==> run a <==
==> flow/design.v (excerpt) <==
module i2c_top(
input clk, rst, newd, op, stretch,
input [6:0] addr,
input [7:0] din,
output [7:0] dout,
output busy,ack_err,
output done,
output sda, scl
);
Settings: LEC_CHECK=0, ABC_AREA=1, CAP_MARGIN=30, CELL_PAD_IN_SITES_DETAIL_PLACEMENT=1, CORE_ASPECT_RATIO=0.78, CORE_MARGIN=5, CORE_UTILIZATION=43, CTS_CLUSTER_SIZE=23, GPL_ROUTABILITY_DRIVEN=0, GPL_TIMING_DRIVEN=0, MAX_ROUTING_LAYER=met4, MIN_ROUTING_LAYER=met2, PLACE_DENSITY_LB_ADDON=0.14, SETUP_SLACK_MARGIN=1.06, SLEW_MARGIN=30; clock period 9.22 ns.
run.sh (not shown) runs the stock make flow with config.mk's settings and CLKGATE_MAP_FILE=.
==> run b: changes against run a <==
==> flow/config.mk (replaced) <==
export PLATFORM = sky130hd
export DESIGN_NAME = i2c_top
export DESIGN_NICKNAME = i2c_top
export VERILOG_FILES = /design/flow/design.v
export SDC_FILE = /design/flow/constraint.sdc
export NUM_CORES = 4
export LEC_CHECK = 0
export CAP_MARGIN = 0
export CORE_MARGIN = 2
export CORE_UTILIZATION = 70
export CTS_CLUSTER_DIAMETER = 378
export CTS_CLUSTER_SIZE = 13
export SETUP_SLACK_MARGIN = 0.38
export SLEW_MARGIN = 20
==> flow/constraint.sdc (replaced) <==
create_clock -name core_clock -period 2.87 [get_ports {clk}]
set_input_delay 0.5740 -clock core_clock [delete_from_list [all_inputs] [get_ports {clk}]]
set_output_delay 0.5740 -clock core_clock [all_outputs]
set_load 0.01 [all_outputs]
==> run c: changes against run a <==
==> flow/config.mk (replaced) <==
export PLATFORM = sky130hd
export DESIGN_NAME = i2c_top
export DESIGN_NICKNAME = i2c_top
export VERILOG_FILES = /design/flow/design.v
export SDC_FILE = /design/flow/constraint.sdc
export NUM_CORES = 4
export LEC_CHECK = 0
export ABC_AREA = 1
export CAP_MARGIN = 20
export CELL_PAD_IN_SITES_DETAIL_PLACEMENT = 2
export CORE_MARGIN = 2
export CORE_UTILIZATION = 66
export CTS_CLUSTER_SIZE = 29
export GPL_ROUTABILITY_DRIVEN = 0
export GPL_TIMING_DRIVEN = 0
export HOLD_SLACK_MARGIN = 0.29
export MIN_ROUTING_LAYER = met2
export SLEW_MARGIN = 20
export TNS_END_PERCENT = 55
==> flow/constraint.sdc (replaced) <==
create_clock -name core_clock -period 6.8 [get_ports {clk}]
set_input_delay 1.3600 -clock core_clock [delete_from_list [all_inputs] [get_ports {clk}]]
set_output_delay 1.3600 -clock core_clock [all_outputs]
set_load 0.01 [all_outputs]
==> results <==
Of run a and run b, run a has the higher die size (gap about 70%, measured against run b).
In synthesized cell count, run c and run a do not differ.
Run a did not get past global routing on GRT-0116. Run c ended with an error in detailed placement with DPL-0033. Run b passed the timing, design-rule and antenna checks.
Between run a and run b, the lower synthesized area is in run b (gap 2.4%, measured against run b).


==> 08-03 <==
==> flow/design.v <==
module i2c_master(dout,sda,scl,sda_drv,scl_drv,done,ack_err,busy,clk,rst,din,newd,addr,op);
input clk,rst,op,newd;
input [7:0] din;
input [6:0] addr;
output [7:0] dout;
input sda;
input scl;
output sda_drv;
output scl_drv;
output reg done, ack_err, busy;
parameter sys_freq = 40000000; 
parameter i2c_freq = 100000; 
parameter clk_count4 = sys_freq / i2c_freq;
parameter clk_count1 = clk_count4/4;
reg sda_t, scl_t, scl_en;
reg r_scl;
reg [1:0] pulse;
integer count1;
always @(posedge clk) begin
	if(rst) begin
		pulse <= 0;
		count1 <= 0;
	end
	else if(busy == 0) begin
		pulse <= 0;
		count1 <= 0;
	end
	else if(count1 == clk_count1-1) begin
		pulse <= 1;
		count1 <= count1+1;
	end
	else if(count1 == clk_count1*2-1) begin
		pulse <= 2;
		count1 <= count1+1;
	end
	else if(count1 == clk_count1*3-1) begin
		pulse <= 3;
		count1 <= count1+1;
	end
	else if(count1 == clk_count1*4-1) begin
		pulse <= 0;
		count1 <= 0;
	end
	else begin
		count1 <= count1 + 1;
	end
end
typedef enum logic [3:0]
		  {IDLE = 4'd0, 
		  START = 4'd1, 
		  WRITE_ADD = 4'd2, 
		  ACK_1 = 4'd3, 
		  WRITE_DATA = 4'd4, 
		  ACK_2 = 4'd5, 
		  STOP = 4'd6, 
		  MASTER_NACK = 4'd7,
		  READ_DATA = 4'd8} state_type;
state_type state;
reg [7:0] tx_data, rx_data;
reg [7:0] add;
reg sda_en, r_ack;
reg [3:0] bit_count;
always@(posedge clk) begin
	if(rst) begin
		state <= IDLE;
		bit_count <= 0;
		sda_t <= 0;
		scl_t <= 0;
		scl_en <= 1;
		tx_data <= 0;
		add <= 0;
		ack_err <= 0;
		busy <= 0;
		done <= 0;
		sda_en <= 0;
		r_ack <= 0;
		rx_data <= 0;
		r_scl <= 0;
	end
	else
		case(state) 
			IDLE: begin
				done <= 0;
				if(newd) begin
					state <= START;
					tx_data <= din;
					add <= {addr,op};
					busy <= 1;
					ack_err <= 0;
				end
				else begin
					state <= IDLE;
					tx_data <= 0;
					add <= 0;
					busy <= 0;
					ack_err <= 0;
				end
			end
			START: begin
				sda_en <= 1'b1;
				case(pulse)
					0: begin sda_t <= 1'b1; scl_t <= 1; end
					1: begin sda_t <= 1'b1; scl_t <= 1; end
					2: begin sda_t <= 1'b0; scl_t <= 1; end
					3: begin sda_t <= 1'b0; scl_t <= 1; end
				endcase
				if(count1 == clk_count1*4-1) begin
					sda_en <= 1;
					state <= WRITE_ADD;
					scl_t <= 0;
				end
				else begin
					state <= START;
				end
			end 
			WRITE_ADD: begin
				if(bit_count<=7) begin
					case(pulse) 
					0: begin scl_t <= 0; sda_t <= 1'b0; end
					1: begin scl_t <= 0; sda_t <= add[7-bit_count]; end
					2: begin scl_t <= 1;  end
					3: begin scl_t <= 1;  end
					endcase
					if(count1 == clk_count1*4-1) begin
						bit_count <= bit_count + 1;
						scl_t <= 0;
						state <= WRITE_ADD;
					end
					else begin
						state <= WRITE_ADD;
					end
				end
				else begin
					bit_count <= 0;
					state <= ACK_1;
					scl_t <= 0;
					sda_en <= 0;
				end
			end
			ACK_1: begin
				sda_en <= 0;
				case(pulse) 
					0: begin 
						scl_en <= 0;  
						if(count1 == 20)
							r_scl <= scl;
						else 	
							r_scl <= r_scl;
					end
					1: begin 
						scl_en <= 1;
						sda_t<= 1'b0; r_ack <= sda;
						scl_t <= (r_scl == 1'b1) ? 1'b0: 1'b0;
					end
					2: begin 
						scl_en <= 1;
						scl_t <= (r_scl == 1'b1) ? 1'b1: 1'b0;
					end
					3: begin 
						scl_en <= 1;
						scl_t <= (r_scl == 1'b1) ? 1'b1: 1'b0;
					end
				endcase
				if(count1 == clk_count1*4-1) begin
					if(r_scl == 1'b0) 
						state <= ACK_1;
					else if(r_ack == 0 && add[0] == 0) begin
						state <= WRITE_DATA;
						sda_en <= 1;
						scl_t <= 0;
						bit_count <= 0;
					end
					else if(r_ack == 0 && add[0] == 1) begin
						state <= READ_DATA;
						sda_en <= 0;
						scl_t <= 0;
						bit_count <= 0;
					end
					else begin
						state <= STOP;
						sda_en <= 1;
						ack_err <= 1;
					end
				end
				else begin
					state <= ACK_1;
				end
			end
			WRITE_DATA: begin
				sda_en <= 1'b1;
				if(bit_count <= 7) begin
					case(pulse) 
						0: begin scl_t <= 0; sda_t <= 1'b0; end
						1: begin scl_t <= 0; sda_t <= tx_data[7-bit_count]; end
						2: begin scl_t <= 1;  end
						3: begin scl_t <= 1;  end
					endcase
					if(count1 == clk_count1*4-1) begin
						bit_count <= bit_count + 1;
						state <= WRITE_DATA;
						scl_t <= 0;
					end
					else 
						state <= WRITE_DATA;
				end
				else begin
					state <= ACK_2;
					bit_count <= 0;
					sda_en <= 0;
				end
			end
			READ_DATA: begin
				sda_en <= 0;
				if(bit_count <= 7) begin
					case(pulse) 
						0: begin scl_t <= 0; sda_t <= 1'b0; end
						1: begin scl_t <= 0; sda_t <= 1'b0;end
						2: begin scl_t <= 1; rx_data <= (count1 == 200)?{rx_data[6:0],sda}: rx_data; end
						3: begin scl_t <= 1;  end
					endcase
					if(count1 == clk_count1*4-1) begin
						bit_count <= bit_count + 1;
						state <= READ_DATA;
						scl_t <= 0;
					end
					else 
						state <= READ_DATA;
				end
				else begin
					state <= MASTER_NACK;
					bit_count <= 0;
					sda_en <= 1;
				end
			end
			ACK_2: begin
				sda_en <= 0;
				case(pulse) 
					0: begin scl_t <= 0; sda_t <= 1'b0; end
					1: begin scl_t <= 0; sda_t <= 1'b0;end
					2: begin scl_t <= 1; sda_t<= 1'b0; r_ack <= 0; end
					3: begin scl_t <= 1;  end
				endcase
				if(count1 == clk_count1*4-1) begin
					scl_t <= 1;
					sda_t <= 0;
					if(r_ack == 0) begin
						state <= STOP;
						sda_en <= 1;
					end
					else begin
						state <= STOP;
						sda_en <= 1;
						ack_err <= 1;
					end
				end
				else begin
					state <= ACK_2;
				end
			end
			MASTER_NACK: begin
				sda_en <= 1;
				case(pulse) 
					0: begin scl_t <= 0; sda_t <= 1'b1; end
					1: begin scl_t <= 0; sda_t <= 1'b1; end
					2: begin scl_t <= 1; sda_t <= 1'b1; end
					3: begin scl_t <= 1; sda_t <= 1'b1; end
				endcase
				if(count1== clk_count1*4-1) begin
					scl_t <= 1;
					sda_t <= 0;
					state <= STOP;
				end
				else 
					state <= MASTER_NACK;
			end
			STOP: begin
				case(pulse) 
					0: begin scl_t <= 1; sda_t <= 1'b0; end
					1: begin scl_t <= 1; sda_t <= 1'b0; end
					2: begin scl_t <= 1; sda_t <= 1'b1; end
					3: begin scl_t <= 1; sda_t <= 1'b1; end
				endcase
				if(count1== clk_count1*4-1) begin
					state <= IDLE;
					done <= 1;
					busy <= 0;
					sda_en <= 1;
					scl_t <= 0;
				end
				else 
					state <= STOP;
			end
		endcase
end
assign sda_drv = (sda_en)?(sda_t==1'b0)?1'b0:1'b1:1'b1;
assign scl_drv = (scl_en==1'b1) ? scl_t : 1'b1;
assign dout = rx_data;
endmodule
module i2c_Slave(scl,sda,sda_drv,scl_drv,ack_err,clk,rst,stretch,done);
input scl,clk,rst,stretch;
input sda;
output sda_drv, scl_drv;
output reg done,ack_err;
reg sda_en,sda_t,scl_t,scl_en;
parameter sys_freq = 40000000;
parameter i2c_freq = 100000;  
parameter clk_count4 = sys_freq/i2c_freq;
parameter clk_count1 = clk_count4/4;
integer count1,i;
reg [1:0] pulse;
reg [7:0] mem[128];
reg busy;
reg [7:0] din,dout;
reg r_mem,w_mem;
reg [6:0] addr;
reg [7:0] r_addr;
always@(posedge clk) begin
	if(rst) begin
		for(i = 0;i<128;i=i+1) 
			mem[i] <= i;
		dout <= 8'b0;
	end
	else if(r_mem == 1'b1)
		dout <= mem[addr];
	else if(w_mem == 1'b1)
		mem[addr] <= din;
end
always@(posedge clk) begin
	if(rst) begin
		pulse <= 0;
		count1 <= 0;
	end
	else if(busy == 1'b0) begin
		pulse <= 2;
		count1 <= 202;
	end
	else if(count1 == clk_count1-1)begin
		pulse <= 1;
		count1 <= count1 + 1;
    end
	else if(count1 == clk_count1*2-1)begin
		pulse <= 2;
		count1 <= count1 + 1;
    end
	else if(count1 == clk_count1*3-1)begin
		pulse <= 3;
		count1 <= count1 + 1;
    end
	else if(count1 == clk_count1*4-1) begin
		pulse <= 0;
		count1 <= 0;
	end
	else begin
		count1 <= count1 + 1;
	end
end
typedef enum logic [3:0] {idle = 0, read_addr = 1, send_ack1 = 2, send_data = 3, master_ack = 4, read_data = 5, send_ack2 = 6, wait_p = 7, detect_stop = 8,wait_stretch = 9} state_type;
state_type state;
reg [3:0] bitcnt;
reg r_ack;
always@(posedge clk) begin
	if(rst) begin
		state <= idle;
		bitcnt <= 0;
		busy <= 0;
		din <= 8'd0;
		done <= 0;
		ack_err <= 0;
		sda_en <= 0;
		sda_t <= 0;
		r_mem <= 0;
		r_addr <= 0;
		addr <= 0;
		scl_t <= 0;
		scl_en <= 0;
		w_mem <= 0;
		r_ack <= 0;
	end
	else begin
		case(state) 
			idle: begin
				done <= 0;
				sda_en <= 1'b0;
				scl_en <= 0;
				if(sda == 1'b0 && scl == 1'b1) begin
					state <= wait_p;
					busy <= 1;
				end
				else 
					state <= idle;
			end
			wait_p: begin
				if(pulse == 2'b11 && count1 == 399) begin
					state <= read_addr;
				end
				else 
					state <= wait_p;
			end
			read_addr: begin
				sda_en <= 0;
				if(bitcnt <= 7) begin
					case(pulse)
						0: begin end
						1: begin end
						2: begin r_addr <= (count1==200)?{r_addr[6:0],sda}:r_addr; end
						3: begin end
					endcase
					if(count1 == clk_count1*4-1) begin
						bitcnt <= bitcnt + 1;
						state <= read_addr;
					end
					else 
						state <= read_addr;
			     end
					else begin
						if(stretch == 1'b1) begin
							state <= wait_stretch;
							bitcnt <= 0;
							scl_en <= 1;
							addr <= r_addr[7:1];
						end
						else begin
							state <= send_ack1;
							bitcnt <= 0;
							sda_en <= 1;
							scl_en <= 0;
							addr <= r_addr[7:1];
						end
					end
			end
			wait_stretch: begin
				case(pulse) 
					0: begin 
						scl_en <= 1;
						scl_t <= 0;
					end
					1: begin 
					   scl_en <= 1;
					   scl_t <= 0;
					 end
					2: begin scl_en <= 0;end
					3: begin end
				endcase
				if(count1 == clk_count1*4-1) begin
						if(stretch == 1'b1)
							state <= wait_stretch;
						else begin
							state <= send_ack1;
							scl_en <= 1'b0;
							sda_en <= 1'b1;
						end
					end
					else 
					   state <= wait_stretch;
			end
			send_ack1: begin
				sda_en <= 1;
				case(pulse)
					0: begin sda_t <= 0; scl_en <= 1; scl_t <= 1; end
					1: begin scl_en <= 0; end
					2: begin end
					3: begin end
				endcase
				if(count1 == clk_count1*4-1) begin
					if(r_addr[0] == 1'b0) begin
						state <= read_data;
						r_mem <= 1'b0;
					end
					else begin
						state <= send_data;
						r_mem <= 1'b1;
					end
				end
				else 
					state <= send_ack1;
			end
			send_data: begin
				sda_en <= 1;
				if(bitcnt <= 7) begin
					r_mem <= 0;
					case(pulse)
					0: begin end
					1: begin sda_t <= (count1==100)?dout[7-bitcnt] : sda_t; end
					2: begin end
					3: begin end
					endcase
					if(count1 == clk_count1*4-1) begin
						bitcnt<= bitcnt + 1;
						state <= send_data;
					end
					else begin
						state <= send_data;
					end
				end
				else begin
					state <= master_ack;
					bitcnt <= 0;
					sda_en <= 0;
				end
			end
			read_data: begin
				sda_en <= 0;
				if(bitcnt<= 7) begin
					case(pulse)
					0: begin end
					1: begin end
					2: begin din <=(count1==200)?{din[6:0],sda}:din; end
					3: begin end
					endcase
					if(count1 == clk_count1*4-1) begin
						state<= read_data;
						bitcnt <= bitcnt + 1;
					end
					else	
						state <= read_data;
				end
				else begin
					state <= send_ack2;
					bitcnt <= 0;
					sda_en <= 1;
					w_mem <= 1;
				end
			end
			send_ack2: begin
			sda_en <= 1;
				case(pulse)
					0: begin sda_t <= 0; end
					1: begin w_mem <= 0; end
					2: begin end
					3: begin end
				endcase
				if(count1 == clk_count1*4-1) begin
					state <= detect_stop;
					sda_en <= 0;
				end
				else 
					state <= send_ack2;
			end
			master_ack: begin
				case(pulse)
					0: begin end
					1: begin end
					2: begin r_ack <=(count1==200)?sda:r_ack; end
					3: begin end
				endcase
				if(count1 == clk_count1*4-1) begin
					if(r_ack == 1'b1) begin
						state <= detect_stop;
						sda_en <= 0;
						ack_err <= 1;
					end
					else begin
						state <= detect_stop;
						sda_en <= 0;
						ack_err <= 0;
					end
				end
				else 
					state <= master_ack;
			end
			detect_stop: begin
				sda_en <= 0;
				if(count1 == 399 && pulse == 2'b11) begin
					state <= idle;
					done <= 1;
					busy <= 0;
				end
				else 
					state <= detect_stop;
			end
			default: state <= idle;
		endcase
	end
end
assign sda_drv = (sda_en==1'b1)?sda_t:1'b1;
assign scl_drv = (scl_en == 1'b1) ? scl_t: 1'b1;
endmodule
`timescale 1ns / 1ps
module i2c_top(
input clk, rst, newd, op, stretch,
input [6:0] addr,
input [7:0] din,
output [7:0] dout,
output busy,ack_err,
output done,
output sda, scl
);
wire ack_errm, ack_errs;
wire sda_m, scl_m, sda_s, scl_s;
i2c_master master (dout,sda,scl,sda_m,scl_m,done,ack_errm,busy,clk,rst,din,newd,addr,op);
i2c_Slave slave (.clk(clk),.rst(rst),.stretch(stretch),.sda(sda),.scl(scl),.sda_drv(sda_s),.scl_drv(scl_s),.ack_err(ack_errs),.done() );
assign sda = sda_m & sda_s;
assign scl = scl_m & scl_s;
assign ack_err = ack_errs | ack_errm;
endmodule
==> flow/run.sh <==
#!/bin/bash
# the make line also repeats each setting of config.mk as NAME=value (left out here)
make -C /OpenROAD-flow-scripts/flow DESIGN_CONFIG=/design/flow/config.mk WORK_HOME=/design/flow/orfs CLKGATE_MAP_FILE= finish
==> flow/config.mk <==
export PLATFORM = sky130hd
export DESIGN_NAME = i2c_top
export DESIGN_NICKNAME = i2c_top
export VERILOG_FILES = /design/flow/design.v
export SDC_FILE = /design/flow/constraint.sdc
export NUM_CORES = 4
export LEC_CHECK = 0
export ABC_AREA = 1
export CAP_MARGIN = 20
export CELL_PAD_IN_SITES_DETAIL_PLACEMENT = 2
export CORE_MARGIN = 2
export CORE_UTILIZATION = 66
export CTS_CLUSTER_SIZE = 29
export GPL_ROUTABILITY_DRIVEN = 0
export GPL_TIMING_DRIVEN = 0
export HOLD_SLACK_MARGIN = 0.29
export MIN_ROUTING_LAYER = met1
export SLEW_MARGIN = 20
export TNS_END_PERCENT = 55
==> flow/constraint.sdc <==
create_clock -name core_clock -period 6.8 [get_ports {clk}]
set_input_delay 1.3600 -clock core_clock [delete_from_list [all_inputs] [get_ports {clk}]]
set_output_delay 1.3600 -clock core_clock [all_outputs]
set_load 0.01 [all_outputs]
==> 12-16 (differences from 08-03) <==
ABC_AREA = unset   (was 1)
CAP_MARGIN = 35   (was 20)
CELL_PAD_IN_SITES_DETAIL_PLACEMENT = unset   (was 2)
CORE_UTILIZATION = 72   (was 66)
CTS_CLUSTER_SIZE = unset   (was 29)
GPL_ROUTABILITY_DRIVEN = unset   (was 0)
GPL_TIMING_DRIVEN = unset   (was 0)
HOLD_SLACK_MARGIN = unset   (was 0.29)
MIN_ROUTING_LAYER = unset   (was met1)
SETUP_SLACK_MARGIN = 0.31   (was unset)
TNS_END_PERCENT = unset   (was 55)
==> flow/constraint.sdc (replaced) <==
create_clock -name core_clock -period 3.15 [get_ports {clk}]
set_input_delay 0.6300 -clock core_clock [delete_from_list [all_inputs] [get_ports {clk}]]
set_output_delay 0.6300 -clock core_clock [all_outputs]
set_load 0.01 [all_outputs]
==> 03-18 (differences from 08-03) <==
ABC_AREA = unset   (was 1)
CELL_PAD_IN_SITES_DETAIL_PLACEMENT = unset   (was 2)
CORE_UTILIZATION = 70   (was 66)
CTS_CLUSTER_DIAMETER = 349   (was unset)
CTS_CLUSTER_SIZE = 25   (was 29)
GPL_ROUTABILITY_DRIVEN = unset   (was 0)
GPL_TIMING_DRIVEN = unset   (was 0)
HOLD_SLACK_MARGIN = unset   (was 0.29)
MIN_ROUTING_LAYER = unset   (was met1)
PLACE_DENSITY = 0.64   (was unset)
SETUP_SLACK_MARGIN = 1.22   (was unset)
TNS_END_PERCENT = unset   (was 55)
==> flow/constraint.sdc (replaced) <==
create_clock -name core_clock -period 4.38 [get_ports {clk}]
set_input_delay 0.8760 -clock core_clock [delete_from_list [all_inputs] [get_ports {clk}]]
set_output_delay 0.8760 -clock core_clock [all_outputs]
set_load 0.01 [all_outputs]
==> flow_summary.yaml <==
# physical design summary
floorplan:
  placementRows: 103
  die_w_um: 287
status:
  status: "no timing/DRC/antenna violations"
synth:
  top_cell_area_share_pct: 55.0
  ys_seq_share_pct: 61.2
  yosys_area_mm2: 0.0559
That was 03-18.
==> flow_summary.yaml <==
# physical design summary
status:
  status: "no timing/DRC/antenna violations"
floorplan:
  placementRows: 102
placed_design:
  dpl_cell_area_mm2: 0.0597
synth:
  top_cell_area_share_pct: 55.0
  yosys_area_mm2: 0.0559
  ys_seq_share_pct: 61.2
That was 12-16.
==> flow_summary.yaml <==
# flow metrics
status:
  status: "did not finish"
  haltStage: "detailed placement"
  run.stop_error: "[ERROR DPL-0033] detailed placement checks failed during check placement."
synth:
  yosys_area_mm2: 0.0572
  top_cell_area_share_pct: 53.7
floorplan:
  placementRows: 108
That was 08-03.
